oak:
==> flow/design.v <==
module logarithm #(
	parameter n = 16,
	parameter m = 24,
	parameter k = 5 ,
	parameter p = 24
) (
	input        clk  ,  
	input        reset,  
	input        start,
	input  [0:n] x    ,
	output [1:p] y    ,
	output reg   done
);
	reg [2:0] current_state;
	reg [2:0] next_state   ;
	wire      z_gt2        ;
	wire      i_positive   ;
	reg [2:0] sel_z        ;
	reg       load_z       ;
	reg       sel_i        ;
	reg       load_i       ;
	reg       shift_y      ;
	reg  [  m+1:0] z           ;
	wire [  m+1:0] trunc_square;
	wire [  m+1:0] trunc_div   ;
	wire [  m+1:0] z_input     ;
	reg  [  k-1:0] i           ;
	wire [  k-1:0] i_input     ;
	wire [  k-1:0] i_minus_1   ;
	reg  [    1:p] yy          ;
	wire [    m:0] mult_in     ;
	wire [2*m+1:0] mult_out    ;
	assign z_input = (sel_z == 2'd00) ?  {1'b0, x, {(m-n){1'd0}}} :
	(sel_z == 2'd01) ? 	trunc_square :
	trunc_div;
	assign mult_in     = z[m:0];
	assign mult_out     = mult_in * mult_in;
	assign trunc_square = mult_out[2*m+1:m];
	assign trunc_div    = {1'd0, z[m+1:1]};
	always @(posedge clk or negedge reset) begin : proc_z
		if(~reset) begin
			z <= 0;
		end else begin
			if (load_z == 1'b1)
				z <= z_input;
		end
	end
	assign i_input = sel_i ? i_minus_1 : p;
	assign i_minus_1 = i - 1;
	wire [15:0] binary_p = p;
	always @(posedge clk or negedge reset) begin : proc_i
		if(~reset) begin
			i <= 0;
		end else begin
			if (load_i == 1'b1)
				i <= i_input;
		end
	end
	always @(posedge clk or negedge reset) begin : proc_yy
		if(~reset) begin
			yy <= 0;
		end else begin
			if (shift_y == 1'b1)
				yy <= {yy[2:p], z[m+1]};
		end
	end
	always @(posedge clk or negedge reset) begin : proc_current_state
		if(~reset) begin
			current_state <= 0;
		end else begin
			current_state <= next_state;
		end
	end
	assign i_positive = i ? 1 : 0;
	assign z_gt2 = z[m+1];
	assign y = yy;
	always @(*) begin
		next_state = current_state;
		case (current_state)
			3'd0 : begin
				if (~start)
					next_state = 3'd1;
			end
			3'd1 : begin
				if (start)
					next_state = 3'd2;
			end
			3'd2 : begin
				next_state = 3'd3;
			end
			3'd3 : begin
				next_state = 3'd4;
			end
			3'd4 : begin
				if (z_gt2)
					next_state = 3'd5;
				else
					next_state = 3'd6;
			end
			3'd5 : begin
				next_state = 3'd6;
			end
			3'd6 : begin
				if (i_positive)
					next_state = 3'd3;
				else
					next_state = 3'd0;
			end
			default : next_state = 3'd0;
		endcase
	end
	always @(*) begin
		case (current_state)
			3'd0, 3'd1: begin
				sel_z   = 2'b00;
				load_z  = 1'b0;
				sel_i   = 1'b0;
				load_i  = 1'b0;
				shift_y = 1'b0;
				done    = 1'b1;
			end
			3'd2 : begin
				sel_z   = 2'b00;
				load_z  = 1'b1;
				sel_i   = 1'b0;
				load_i  = 1'b1;
				shift_y = 1'b0;
				done    = 1'b0;
			end
			3'd3 : begin
				sel_z   = 2'b01;
				load_z  = 1'b1;
				sel_i   = 1'b1;
				load_i  = 1'b1;
				shift_y = 1'b0;
				done    = 1'b0;
			end
			3'd4 : begin
				sel_z   = 2'b00;
				load_z  = 1'b0;
				sel_i   = 1'b0;
				load_i  = 1'b0;
				shift_y = 1'b1;
				done    = 1'b0;
			end
			3'd5 : begin
				sel_z   = 2'b10;
				load_z  = 1'b1;
				sel_i   = 1'b0;
				load_i  = 1'b0;
				shift_y = 1'b0;
				done    = 1'b0;
			end
			3'd6 : begin
				sel_z   = 2'b00;
				load_z  = 1'b0;
				sel_i   = 1'b0;
				load_i  = 1'b0;
				shift_y = 1'b0;
				done    = 1'b0;
			end
			default : begin
				sel_z   = 2'b00;
				load_z  = 1'b0;
				sel_i   = 1'b0;
				load_i  = 1'b0;
				shift_y = 1'b0;
				done    = 1'b0;
			end
		endcase
	end
endmodule
Settings: LEC_CHECK=0, ABC_AREA=1, CAP_MARGIN=25, CORE_ASPECT_RATIO=0.95, CORE_MARGIN=2, CORE_UTILIZATION=27, CTS_CLUSTER_DIAMETER=370, CTS_CLUSTER_SIZE=78, GPL_ROUTABILITY_DRIVEN=0, MAX_ROUTING_LAYER=met5, PLACE_DENSITY_LB_ADDON=0.17, SETUP_SLACK_MARGIN=1.27, SLEW_MARGIN=5; clock period 7.8 ns.
run.sh (not shown) runs the stock make flow with config.mk's settings and CLKGATE_MAP_FILE=.
#### Input delta (pine over oak)
- a change of CORE_UTILIZATION from 27 to 40
- a change of SLEW_MARGIN from 5 to 20
- a deleted CORE_ASPECT_RATIO that had been 0.95
- a deleted PLACE_DENSITY_LB_ADDON that had been 0.17
- a deleted GPL_ROUTABILITY_DRIVEN that had been 0
- a deleted CTS_CLUSTER_DIAMETER that had been 370
- a deleted SETUP_SLACK_MARGIN that had been 1.27
- a deleted CTS_CLUSTER_SIZE that had been 78
- a change of CAP_MARGIN from 25 to 20
- a deleted ABC_AREA that had been 1
- a deleted MAX_ROUTING_LAYER that had been met5
- a change of the clock period (ns, I/O delays scaled along) from 7.8 to 8.17
Notes after the runs:
- Re instance count on the critical path: pine and oak aren't equal, and the higher value belongs to oak.
- oak → pine: number of hold-slack violations in the final timing report was more or less identical.
- A launching instance or port of the critical path of z[17]$_DFFE_PN0P_ is what pine shows, while z[3]$_DFFE_PN0P_ belongs to oak.


Setup of T:
RTL: the design.v shown in full above, as it stands there.
==> flow/config.mk <==
export PLATFORM = sky130hd
export DESIGN_NAME = logarithm
export DESIGN_NICKNAME = logarithm
export VERILOG_FILES = /design/flow/design.v
export SDC_FILE = /design/flow/constraint.sdc
export NUM_CORES = 4
export LEC_CHECK = 0
export ABC_AREA = 0
export CAP_MARGIN = 20
export CELL_PAD_IN_SITES_DETAIL_PLACEMENT = 1
export CELL_PAD_IN_SITES_GLOBAL_PLACEMENT = 1
export CORE_MARGIN = 2
export CORE_UTILIZATION = 61
export CTS_CLUSTER_DIAMETER = 45
export CTS_CLUSTER_SIZE = 43
export GPL_ROUTABILITY_DRIVEN = 0
export GPL_TIMING_DRIVEN = 0
export MAX_ROUTING_LAYER = met4
export MIN_ROUTING_LAYER = met2
export PLACE_DENSITY_LB_ADDON = 0.21
export SETUP_SLACK_MARGIN = 2.16
export SLEW_MARGIN = 25
==> flow/constraint.sdc <==
create_clock -name core_clock -period 7.99 [get_ports {clk}]
set_input_delay 1.5980 -clock core_clock [delete_from_list [all_inputs] [get_ports {clk}]]
set_output_delay 1.5980 -clock core_clock [all_outputs]
set_load 0.01 [all_outputs]
Stage in which a tool error killed T: clock tree synthesis (4_1_cts).
#### Input delta (R over T)
Settings: a deleted MAX_ROUTING_LAYER that had been met4; a deleted MIN_ROUTING_LAYER that had been met2; a deleted GPL_TIMING_DRIVEN that had been 0; a deleted CELL_PAD_IN_SITES_DETAIL_PLACEMENT that had been 1; a change of CTS_CLUSTER_SIZE from 43 to 100; a deleted SETUP_SLACK_MARGIN that had been 2.16; a change of CORE_UTILIZATION from 61 to 69; a deleted CELL_PAD_IN_SITES_GLOBAL_PLACEMENT that had been 1; a change of CTS_CLUSTER_DIAMETER from 45 to 160; a deleted ABC_AREA that had been 0; a change of SLEW_MARGIN from 25 to 20; a deleted GPL_ROUTABILITY_DRIVEN that had been 0; a deleted PLACE_DENSITY_LB_ADDON that had been 0.21; a change of the clock period (ns, I/O delays scaled along) from 7.99 to 9.0.
==> results <==
T did not finish: a tool error stopped it during clock tree synthesis (4_1_cts).
R finished every stage and its layout cleared the timing, design-rule and antenna checks.
Re standard-cell row count: R is 4 down on T.
Summary of R over T: number of cells in the design after placement dropped 3.8%; die outline width -about 6%.
Summary of R over T: count of input and output buffers ~0 delta, floorplan-stage core utilization now sits higher.
R vs. T: post-synthesis cell count from yosys held, yosys stat chip area held.
Comparing area after detailed placement for T and R, the bigger number came from T.
R improves on T in core region area.
The HPWL reported at the end of detailed placement in R sits 34% below the value recorded for T.
Diff T..R | mapped cell area | negligible


Starts from the design.v that is shown in full above.
export LEC_CHECK = 0
export CAP_MARGIN = 0
export CORE_MARGIN = 2
export CORE_UTILIZATION = 72
export CTS_CLUSTER_DIAMETER = 29
export CTS_CLUSTER_SIZE = 72
export PLACE_DENSITY_LB_ADDON = 0.0
export SETUP_SLACK_MARGIN = 1.9
export SLEW_MARGIN = 20
export TNS_END_PERCENT = 40
create_clock -name core_clock -period 7.75 [get_ports {clk}]
The starting point went through all stages and came out clean.
Rerun with:
Settings changed: CAP_MARGIN 0 to 20, CTS_CLUSTER_DIAMETER 29 to default, CTS_CLUSTER_SIZE 72 to 82, SETUP_SLACK_MARGIN 1.9 to 2.26, TNS_END_PERCENT 40 to 70.
Clock period 7.75 ns to 7.71 ns, I/O delays scaled along.
After rerunning: Setup slack gets worse by 0.055 ns. Sequential share of layout area went down by 0.31 points.
Rerun with:
Settings changed: CORE_UTILIZATION 72 to 40, CTS_CLUSTER_SIZE 82 to default, PLACE_DENSITY_LB_ADDON 0.0 to default, SETUP_SLACK_MARGIN 2.26 to default, TNS_END_PERCENT 70 to default.
Clock period 7.71 ns to 9.0 ns, I/O delays scaled along.
The new run finished with timing, DRC and antenna clean.
Cell count grows by 6.4%.
Hold slack is about the same.
Sequential share of layout area grows by 0.39 points.
Critical path depth shrinks by 1.
Fmax shrinks by 12%.
Rerun with:
Settings changed: CORE_ASPECT_RATIO from default to 0.5, CORE_MARGIN 2 to 10, CORE_UTILIZATION 40 to 69, CTS_CLUSTER_DIAMETER from default to 160, CTS_CLUSTER_SIZE from default to 100, TNS_END_PERCENT from default to 25.
=> Final cell count falls by roughly a tenth. Setup slack is better by 0.015 ns. Core utilization went up by 30 points. Area after synthesis does not change. Wire length goes down by a few percent. Hold slack gains 0.011 ns. Final area drops slightly.
